==> inputs of zinc <==
## fir_filter
module fir_filter
#(
    parameter NUM_ELEMENTS = 7
)
(
    input clk,
    input rst,
    input [ 7 : 0 ] weight_data,
    input [ 2 : 0 ] weight_idx,
    input weight_valid,
    output weight_ready,
    input [ 7 : 0 ] input_data,
    input input_valid,
    output input_ready,
    output [ 15 : 0 ] output_data,
    input output_ready,
    output output_valid
);
Settings: LEC_CHECK=0, CAP_MARGIN=20, CORE_ASPECT_RATIO=1.43, CORE_MARGIN=2, CORE_UTILIZATION=57, CTS_CLUSTER_DIAMETER=261, CTS_CLUSTER_SIZE=88, GPL_TIMING_DRIVEN=1, HOLD_SLACK_MARGIN=-0.02, MIN_ROUTING_LAYER=met1, PLACE_DENSITY_LB_ADDON=0.25, SLEW_MARGIN=20; clock period 13.8 ns.
run.sh (not shown) runs the stock make flow with config.mk's settings and CLKGATE_MAP_FILE=.
==> cedar (differences from zinc) <==
Settings changed: CORE_ASPECT_RATIO 1.43 to default, CORE_UTILIZATION 57 to 72, CTS_CLUSTER_DIAMETER 261 to 40, CTS_CLUSTER_SIZE 88 to default, GPL_TIMING_DRIVEN 1 to default, HOLD_SLACK_MARGIN -0.02 to default, MAX_ROUTING_LAYER from default to met4, MIN_ROUTING_LAYER met1 to default, PLACE_DENSITY_LB_ADDON 0.25 to default, SETUP_SLACK_MARGIN from default to -0.49.
==> flow/constraint.sdc (replaced) <==
create_clock -name core_clock -period 8.1 [get_ports {clk}]
set_input_delay 1.6200 -clock core_clock [delete_from_list [all_inputs] [get_ports {clk}]]
set_output_delay 1.6200 -clock core_clock [all_outputs]
set_load 0.01 [all_outputs]
==> sierra (differences from zinc) <==
Settings changed: ABC_AREA from default to 1, CORE_ASPECT_RATIO 1.43 to default, CORE_UTILIZATION 57 to 72, CTS_CLUSTER_DIAMETER 261 to 400, CTS_CLUSTER_SIZE 88 to 100, GPL_TIMING_DRIVEN 1 to default, HOLD_SLACK_MARGIN -0.02 to default, MIN_ROUTING_LAYER met1 to default, PLACE_DENSITY_LB_ADDON 0.25 to default.
==> flow/constraint.sdc (replaced) <==
create_clock -name core_clock -period 7.34 [get_ports {clk}]
set_input_delay 1.4680 -clock core_clock [delete_from_list [all_inputs] [get_ports {clk}]]
set_output_delay 1.4680 -clock core_clock [all_outputs]
set_load 0.01 [all_outputs]
==> onyx (differences from zinc) <==
Settings changed: CORE_ASPECT_RATIO 1.43 to default, CORE_UTILIZATION 57 to 68, CTS_CLUSTER_DIAMETER 261 to default, CTS_CLUSTER_SIZE 88 to default, GPL_TIMING_DRIVEN 1 to default, HOLD_SLACK_MARGIN -0.02 to -0.09, MIN_ROUTING_LAYER met1 to default, PLACE_DENSITY_LB_ADDON 0.25 to default, SETUP_SLACK_MARGIN from default to -0.55, TNS_END_PERCENT from default to 5.
==> flow/constraint.sdc (replaced) <==
create_clock -name core_clock -period 8.32 [get_ports {clk}]
set_input_delay 1.6640 -clock core_clock [delete_from_list [all_inputs] [get_ports {clk}]]
set_output_delay 1.6640 -clock core_clock [all_outputs]
set_load 0.01 [all_outputs]
==> results <==
| item | onyx | sierra | zinc | cedar |
|---|---|---|---|---|
| Count of different cell masters after synthesis | 32 | 35 | 32 | 32 |
| Site Rows | 60 | 60 | 79 | 58 |
| Global-route wire length before repair | 74400 um | 83300 um | 71500 um | 75800 um |
| Detailed-route wire length on metal 1 | 18900 um | 19500 um | 16000 um | 19000 um |
| Largest net degree at the start of global routing | 71 | 59 | 72 | 53 |
| Number of iterations in the first detailed-routing pass | 6 | 5 | 5 | 5 |
| Clock group total power | 453 uW | 523 uW | 291 uW | 474 uW |
| Die W | 170 um | 170 um | 155 um | 165 um |
| Final RePlAce weighted congestion | 0.915 | 0.913 | 0.895 | 0.933 |
| Met3 usage | 5.02% | 6.42% | 2.68% | 6.39% |
| Arrival time at the worst endpoint | 7.61 ns | 7.20 ns | 8.59 ns | 7.80 ns |
| Instance area after placement | 0.0208 sq mm | 0.0218 sq mm | 0.0195 sq mm | 0.0207 sq mm |
| Outcome | finished with violations | finished with violations | finished clean | finished with violations |
| Layout check failures | negative setup slack | negative setup slack | - | negative setup slack |
| Seq pwr | 631 uW | 732 uW | 397 uW | 651 uW |
| GRT met2 Usage | 56.0% | 62.6% | 53.0% | 60.0% |
| CP endpoint | output_data[15] | output_data[15] | output_data[15] | output_data[14] |
| Number of instances in the placed design | 2411 | 2880 | 2296 | 2389 |
| Area of the multi-input gates | 0.0141 sq mm | 0.0138 sq mm | 0.0140 sq mm | 0.0143 sq mm |
| Area share of and-or/or-and cells after synthesis | 1.04% | 1.24% | 1.04% | 1.04% |
| Slack of the critical path | -0.951 ns | -1.33 ns | 2.45 ns | -1.32 ns |
| Cycle use final | 111% | 118% | 82.2% | 116% |
| Number of global-route vias before repair | 14.1k | 16.5k | 14.0k | 14.5k |
| Leakage power | 11.1 nW | 13.9 nW | 10.1 nW | 11.2 nW |
| Height of the die | 170 um | 170 um | 221 um | 165 um |
| Proportion of power drawn by flip-flops and latches | 21.2% | 16.0% | 23.7% | 19.3% |
| Yosys stat area | 0.0187 sq mm | 0.0198 sq mm | 0.0187 sq mm | 0.0187 sq mm |
| Logic depth of the worst path, buffers included | 21 | 25 | 24 | 24 |

* * *

==> inputs of build 4 <==
==> flow/design.v <==
`timescale 1ns / 1ps
module fir_filter
#(
    parameter NUM_ELEMENTS = 7
)
(
    input clk,
    input rst,
    input [ 7 : 0 ] weight_data,
    input [ 2 : 0 ] weight_idx,
    input weight_valid,
    output weight_ready,
    input [ 7 : 0 ] input_data,
    input input_valid,
    output input_ready,
    output [ 15 : 0 ] output_data,
    input output_ready,
    output output_valid
);
    assign weight_ready = 1;
    assign input_ready = 1;
    assign output_valid = 1;
    reg [7:0] weights [NUM_ELEMENTS-1:0];
    reg [7:0] values [NUM_ELEMENTS-1:0];
    integer i;
    always@(posedge clk)begin
        if (rst)begin
            for (i = 0; i< NUM_ELEMENTS; i = i+1)
                weights[i] = 0;
        end else if (weight_valid)
            weights[weight_idx] = weight_data;
        for (i = NUM_ELEMENTS-1; i> 0; i=i-1)begin
            values[i] <= rst?0:values[i-1];
        end
        values[0] <= rst?0:input_data;
    end
    wire [15:0] intermediate_sums [NUM_ELEMENTS-1:0];
    assign output_data = intermediate_sums[NUM_ELEMENTS-1];  
    generate
        genvar j;
        for (j = 0; j<NUM_ELEMENTS; j=j+1)begin:summation
            assign intermediate_sums[j] = (j?intermediate_sums[j-1]:0) + values[j]*weights[j];
        end
    endgenerate
endmodule
==> flow/run.sh <==
#!/bin/bash
# the make line also repeats each setting of config.mk as NAME=value (left out here)
make -C /OpenROAD-flow-scripts/flow DESIGN_CONFIG=/design/flow/config.mk WORK_HOME=/design/flow/orfs CLKGATE_MAP_FILE= finish
==> flow/config.mk <==
export PLATFORM = sky130hd
export DESIGN_NAME = fir_filter
export DESIGN_NICKNAME = fir_filter
export VERILOG_FILES = /design/flow/design.v
export SDC_FILE = /design/flow/constraint.sdc
export NUM_CORES = 4
export LEC_CHECK = 0
export ABC_AREA = 1
export CAP_MARGIN = 0
export CORE_ASPECT_RATIO = 0.75
export CORE_MARGIN = 2
export CORE_UTILIZATION = 72
export CTS_CLUSTER_DIAMETER = 244
export CTS_CLUSTER_SIZE = 93
export HOLD_SLACK_MARGIN = -0.04
export PLACE_DENSITY = 0.38
export SLEW_MARGIN = 20
export TNS_END_PERCENT = 10
==> flow/constraint.sdc <==
create_clock -name core_clock -period 6.32 [get_ports {clk}]
set_input_delay 1.2640 -clock core_clock [delete_from_list [all_inputs] [get_ports {clk}]]
set_output_delay 1.2640 -clock core_clock [all_outputs]
set_load 0.01 [all_outputs]
==> build 11: changes against build 4 <==
- ABC_AREA: 1 -> default
- CAP_MARGIN: 0 -> 20
- CORE_ASPECT_RATIO: 0.75 -> default
- CORE_UTILIZATION: 72 -> 50
- HOLD_SLACK_MARGIN: -0.04 -> default
- PLACE_DENSITY: 0.38 -> default
- TNS_END_PERCENT: 10 -> default
==> flow/constraint.sdc (replaced) <==
create_clock -name core_clock -period 11.2 [get_ports {clk}]
set_input_delay 2.2400 -clock core_clock [delete_from_list [all_inputs] [get_ports {clk}]]
set_output_delay 2.2400 -clock core_clock [all_outputs]
set_load 0.01 [all_outputs]
==> trial 12: changes against build 4 <==
- ABC_AREA: 1 -> default
- CAP_MARGIN: 0 -> 20
- CORE_ASPECT_RATIO: 0.75 -> default
- CORE_UTILIZATION: 72 -> 68
- CTS_CLUSTER_DIAMETER: 244 -> 221
- CTS_CLUSTER_SIZE: 93 -> default
- HOLD_SLACK_MARGIN: -0.04 -> default
- PLACE_DENSITY: 0.38 -> default
- SETUP_SLACK_MARGIN: default -> 0.26
- TNS_END_PERCENT: 10 -> 5
==> flow/constraint.sdc (replaced) <==
create_clock -name core_clock -period 9.93 [get_ports {clk}]
set_input_delay 1.9860 -clock core_clock [delete_from_list [all_inputs] [get_ports {clk}]]
set_output_delay 1.9860 -clock core_clock [all_outputs]
set_load 0.01 [all_outputs]
==> results <==
Reg-to-reg critical path endpoint: build 11 values[1][3]$_SDFF_PP0_; build 4 values[1][2]$_SDFF_PP0_; trial 12 values[4][4]$_SDFF_PP0_
Number of cells traversed by the worst register-to-register path: build 11 1; build 4 4; trial 12 1
Count of buffer and inverter cells on the critical path: build 11 7; build 4 7; trial 12 9
Area of the core: build 11 36700 sq um; build 4 27000 sq um; trial 12 27000 sq um
R2R setup slack: build 11 9.96 ns; build 4 5.23 ns; trial 12 9.00 ns
Number of warnings in the stage logs: build 11 28; build 4 33; trial 12 32
Run status: build 11 finished clean; build 4 complete, but fails checks; trial 12 finished clean
Layout check failures: build 11 -; build 4 setup timing; trial 12 -
Grt met3 use: build 11 0.0242; build 4 0.0860; trial 12 0.0512
Met3 layer wire length in the routed design: build 11 1830 microns; build 4 5860 microns; trial 12 2680 microns
Net switching power of the design: build 11 0.869 mW; build 4 2.08 mW; trial 12 1.03 mW
Number of clock-tree buffers in the layout: build 11 10; build 4 9; trial 12 9
Post-layout total power: build 11 2.06 mW; build 4 4.64 mW; trial 12 2.39 mW
Fin cells: build 11 2378; build 4 2937; trial 12 2298
Area reported by Yosys stat: build 11 18700 sq um; build 4 19800 sq um; trial 12 18700 sq um
Worst setup endpoint: build 11 output_data[15]; build 4 output_data[15]; trial 12 output_data[14]
Max VDD drop: build 11 0.000171 V; build 4 0.000420 V; trial 12 0.000135 V
Highest fanout seen on the critical path: build 11 8; build 4 6; trial 12 6
Total met2 wirelength after detailed routing: build 11 21600 microns; build 4 22700 microns; trial 12 21500 microns
Avg Vias per Cell: build 11 5.03; build 4 5.18; trial 12 5.40
Worst path max stage delay: build 11 0.71 ns; build 4 0.55 ns; trial 12 0.55 ns
Comb_multi_in: build 11 1238; build 4 1302; trial 12 1238
Layout filler cell count: build 11 3351; build 4 1644; trial 12 2059
Worst hold stages: build 11 1; build 4 2; trial 12 1
Signal buffers: build 11 41; build 4 268; trial 12 88
Initial core utilization: build 11 0.510; build 4 0.734; trial 12 0.694
Post-Route M1 WL: build 11 20000 microns; build 4 21100 microns; trial 12 19900 microns
No activity file was given, so power comes from the tool's default toggle rates.
